==> tundra <==
Design pcie_pio_ctrl, start of the top module:
module pcie_pio_ctrl (
  input          clk,
  input          reset,
  input          tvalid,
  input  [63:0]  tdata,
  output         tready,
  input  [7:0]   tstrb,
  input  [21:0]  tuser,
  input          tlast,
  output [7:0]   cfg_addr,
  output [31:0]  cfg_wr_data,
  output         cfg_rd_cmd,
  output         cfg_wr_cmd,
  input  [31:0]  cfg_rd_data,
  input          cfg_valid,
  output         fifo0_wr_cmd,
  output [131:0] fifo0_wr_data,
  input          fifo0_empty_flag,
  input          fifo0_full_flag,
  input          fifo0_prog_full_flag,
  input          fifo1_full_flag,
  input          fifo1_empty_flag,
  output         fifo1_rd_cmd,
  input  [131:0] fifo1_rd_data,
  input  [7:0]   cfg_bus_number,
  input  [4:0]   cfg_device_number,
  input  [2:0]   cfg_function_number,
  input          lnk_up,
  input          cfg_to_turnoff,
  output         cfg_to_turnoff_ok,
  output         tx_tvalid,
  output [63:0]  tx_tdata,
  input          tx_tready,
  output [7:0]   tx_tstrb,
  output         tx_tlast
);
export LEC_CHECK = 0
export ABC_AREA = 1
export CAP_MARGIN = 30
export CELL_PAD_IN_SITES_DETAIL_PLACEMENT = 0
export CORE_ASPECT_RATIO = 0.51
export CORE_MARGIN = 9
export CORE_UTILIZATION = 36
export CTS_CLUSTER_SIZE = 97
export GPL_ROUTABILITY_DRIVEN = 0
export GPL_TIMING_DRIVEN = 1
export HOLD_SLACK_MARGIN = -0.08
export PLACE_DENSITY_LB_ADDON = 0.27
export SLEW_MARGIN = 20
export TNS_END_PERCENT = 90
create_clock -name core_clock -period 5.67 [get_ports {clk}]
run.sh (not shown) runs the stock make flow with config.mk's settings and CLKGATE_MAP_FILE=.
==> juniper: changes against tundra <==
- ABC_AREA: 1 -> default
- CAP_MARGIN: 30 -> 20
- CELL_PAD_IN_SITES_DETAIL_PLACEMENT: 0 -> default
- CORE_ASPECT_RATIO: 0.51 -> default
- CORE_MARGIN: 9 -> 2
- CORE_UTILIZATION: 36 -> 19
- CTS_CLUSTER_SIZE: 97 -> default
- GPL_ROUTABILITY_DRIVEN: 0 -> default
- GPL_TIMING_DRIVEN: 1 -> default
- HOLD_SLACK_MARGIN: -0.08 -> default
- PLACE_DENSITY_LB_ADDON: 0.27 -> default
- TNS_END_PERCENT: 90 -> default
==> flow/constraint.sdc (replaced) <==
create_clock -name core_clock -period 13.2 [get_ports {clk}]
set_input_delay 2.6400 -clock core_clock [delete_from_list [all_inputs] [get_ports {clk}]]
set_output_delay 2.6400 -clock core_clock [all_outputs]
set_load 0.01 [all_outputs]
==> cedar: changes against tundra <==
- CAP_MARGIN: 30 -> 20
- CELL_PAD_IN_SITES_DETAIL_PLACEMENT: 0 -> default
- CORE_ASPECT_RATIO: 0.51 -> default
- CORE_MARGIN: 9 -> 2
- CORE_UTILIZATION: 36 -> 72
- CTS_CLUSTER_DIAMETER: default -> 318
- CTS_CLUSTER_SIZE: 97 -> default
- GPL_ROUTABILITY_DRIVEN: 0 -> default
- GPL_TIMING_DRIVEN: 1 -> default
- HOLD_SLACK_MARGIN: -0.08 -> default
- PLACE_DENSITY: default -> 0.38
- PLACE_DENSITY_LB_ADDON: 0.27 -> default
- TNS_END_PERCENT: 90 -> default
==> flow/constraint.sdc (replaced) <==
create_clock -name core_clock -period 7.58 [get_ports {clk}]
set_input_delay 1.5160 -clock core_clock [delete_from_list [all_inputs] [get_ports {clk}]]
set_output_delay 1.5160 -clock core_clock [all_outputs]
set_load 0.01 [all_outputs]
==> yarrow: changes against tundra <==
- ABC_AREA: 1 -> default
- CAP_MARGIN: 30 -> 20
- CELL_PAD_IN_SITES_DETAIL_PLACEMENT: 0 -> default
- CORE_ASPECT_RATIO: 0.51 -> default
- CORE_MARGIN: 9 -> 2
- CORE_UTILIZATION: 36 -> 46
- CTS_CLUSTER_SIZE: 97 -> default
- GPL_ROUTABILITY_DRIVEN: 0 -> default
- GPL_TIMING_DRIVEN: 1 -> default
- HOLD_SLACK_MARGIN: -0.08 -> default
- PLACE_DENSITY_LB_ADDON: 0.27 -> default
- TNS_END_PERCENT: 90 -> default
==> flow/constraint.sdc (replaced) <==
create_clock -name core_clock -period 5.05 [get_ports {clk}]
set_input_delay 1.0100 -clock core_clock [delete_from_list [all_inputs] [get_ports {clk}]]
set_output_delay 1.0100 -clock core_clock [all_outputs]
set_load 0.01 [all_outputs]
==> report_table.html <==
<h3>Run summary</h3>
<table>
<tr><th>Metric</th><th>Value</th></tr>
<tr><th colspan="2">Run status</th></tr>
<tr><td>Run status</td><td>timing/DRC/antenna clean</td></tr>
<tr><th colspan="2">Power and ir drop</th></tr>
<tr><td>Clock net power</td><td>about 11 mW</td></tr>
<tr><td>Combinational group share of total power</td><td>3.2%</td></tr>
<tr><td>Cell area power density</td><td>roughly 340 nW/um^2</td></tr>
<tr><th colspan="2">Layout</th></tr>
<tr><td>Core Util, Final</td><td>about 56%</td></tr>
<tr><td>Multi-input logic cell count</td><td>approximately 3100</td></tr>
<tr><th colspan="2">Global routing</th></tr>
<tr><td>Most Crowded Layer GR</td><td>met2</td></tr>
<tr><td>Wire length of the first global-routing pass</td><td>about 290000 um</td></tr>
<tr><th colspan="2">Setup path</th></tr>
<tr><td>Crit path buffers/inverters</td><td>2</td></tr>
<tr><td>Critical Path RT</td><td>between 5 and 6 ns</td></tr>
<tr><td>Worst Path Max Fanout</td><td>31</td></tr>
<tr><td>Register-to-register path setup slack</td><td>between 1.5 and 2 ns</td></tr>
<tr><th colspan="2">Yosys</th></tr>
<tr><td>XOR/XNOR Area Share</td><td>less than 1%</td></tr>
<tr><td>Avg Cell Area, Syn</td><td>11.9 um^2</td></tr>
<tr><th colspan="2">Routing</th></tr>
<tr><td>Routed wl met3</td><td>between 10000 and 15000 um</td></tr>
</table>
Source of the figures above: yarrow

==> report_table.html <==
<h3>Run summary</h3>
<table>
<tr><th>Metric</th><th>Value</th></tr>
<tr><th colspan="2">Floorplan</th></tr>
<tr><td>Top-level I/O count</td><td>around 540</td></tr>
<tr><th colspan="2">Routing</th></tr>
<tr><td>Routed wl met3</td><td>31800 um</td></tr>
<tr><td>Tally of nets with antenna violations remaining after routing</td><td>0</td></tr>
<tr><th colspan="2">Setup path</th></tr>
<tr><td>Crit path buffers/inverters</td><td>3</td></tr>
<tr><td>Register-to-register path setup slack</td><td>1.88 ns</td></tr>
<tr><td>Critical Path RT</td><td>6.33 ns</td></tr>
<tr><td>Worst Path Max Fanout</td><td>20</td></tr>
<tr><th colspan="2">Yosys</th></tr>
<tr><td>Avg Cell Area, Syn</td><td>slightly below 9 um^2</td></tr>
<tr><td>XOR/XNOR Area Share</td><td>0.113%</td></tr>
<tr><td>Async set-or-reset flop fraction in the synthesized netlist</td><td>0%</td></tr>
<tr><th colspan="2">Power and ir drop</th></tr>
<tr><td>Largest power group</td><td>registers</td></tr>
<tr><td>Combinational group share of total power</td><td>under 10%</td></tr>
<tr><td>Cell area power density</td><td>between 200 and 300 nW/um^2</td></tr>
<tr><th colspan="2">Layout</th></tr>
<tr><td>Multi-input logic cell count</td><td>approximately 4400</td></tr>
<tr><td>Core Util, Final</td><td>43.3%</td></tr>
<tr><th colspan="2">Global routing</th></tr>
<tr><td>Most Crowded Layer GR</td><td>met1</td></tr>
<tr><th colspan="2">Run status</th></tr>
<tr><td>Run status</td><td>timing/DRC/antenna clean</td></tr>
</table>
Source of the figures above: tundra

==> report_table.html <==
<h3>Run summary</h3>
<table>
<tr><th>Metric</th><th>Value</th></tr>
<tr><th colspan="2">Layout</th></tr>
<tr><td>Core Util, Final</td><td>a little over four fifths</td></tr>
<tr><th colspan="2">Setup path</th></tr>
<tr><td>Worst Path Max Fanout</td><td>roughly 100</td></tr>
<tr><td>Crit path buffers/inverters</td><td>5</td></tr>
<tr><td>Critical Path Start</td><td>reset</td></tr>
<tr><td>Critical Path RT</td><td>approximately 8 ns</td></tr>
<tr><td>Critical path start-end classification</td><td>primary input to register</td></tr>
<tr><td>Crit-path slowest cell</td><td>sky130_fd_sc_hd__nand2_1</td></tr>
<tr><th colspan="2">Power and ir drop</th></tr>
<tr><td>Combinational group share of total power</td><td>about 4.0%</td></tr>
<tr><td>Cell area power density</td><td>220 nW/um^2</td></tr>
<tr><td>Clock net power</td><td>around 6.9 mW</td></tr>
<tr><th colspan="2">Global routing</th></tr>
<tr><td>Most Crowded Layer GR</td><td>met2</td></tr>
<tr><th colspan="2">Yosys</th></tr>
<tr><td>XOR/XNOR Area Share</td><td>less than 1%</td></tr>
<tr><td>Total cells reported by yosys after synthesis</td><td>~7000</td></tr>
<tr><td>Avg Cell Area, Syn</td><td>just under 9 um^2</td></tr>
<tr><th colspan="2">Run status</th></tr>
<tr><td>Run status</td><td>timing/DRC/antenna clean</td></tr>
<tr><th colspan="2">Routing</th></tr>
<tr><td>Routed wl met3</td><td>around 24000 um</td></tr>
<tr><td>Detailed Routing Iterations Pass 1</td><td>6</td></tr>
<tr><th colspan="2">Clock tree</th></tr>
<tr><td>Setup bufs post-CTS</td><td>0</td></tr>
</table>
Source of the figures above: cedar

==> report_table.html <==
<h3>Run summary</h3>
<table>
<tr><th>Metric</th><th>Value</th></tr>
<tr><th colspan="2">Run status</th></tr>
<tr><td>Run status</td><td>timing/DRC/antenna clean</td></tr>
<tr><th colspan="2">Global routing</th></tr>
<tr><td>Number of global-route vias before repair</td><td>42200</td></tr>
<tr><td>Wire length of the first global-routing pass</td><td>between 300000 and 400000 um</td></tr>
<tr><th colspan="2">Routing</th></tr>
<tr><td>Met1 WL</td><td>between 90000 and 100000 um</td></tr>
<tr><td>Routed wl met3</td><td>around 16000 um</td></tr>
<tr><th colspan="2">Setup path</th></tr>
<tr><td>Register-to-register path setup slack</td><td>around 9.4 ns</td></tr>
<tr><td>Crit path buffers/inverters</td><td>2</td></tr>
<tr><td>Critical Path RT</td><td>between 10 and 15 ns</td></tr>
<tr><td>Worst Path Max Fanout</td><td>31</td></tr>
<tr><th colspan="2">Yosys</th></tr>
<tr><td>XOR/XNOR Area Share</td><td>less than 1%</td></tr>
<tr><td>Avg Cell Area, Syn</td><td>~12 um^2</td></tr>
<tr><th colspan="2">Power and ir drop</th></tr>
<tr><td>Cell area power density</td><td>126 nW/um^2</td></tr>
<tr><td>Clock net power</td><td>4.33 mW</td></tr>
<tr><th colspan="2">Layout</th></tr>
<tr><td>Multi-input logic cell count</td><td>between 3000 and 4000</td></tr>
<tr><td>Number of clock buffers in the layout</td><td>222</td></tr>
</table>
Source of the figures above: juniper

Power and IR drop assume default switching activity.
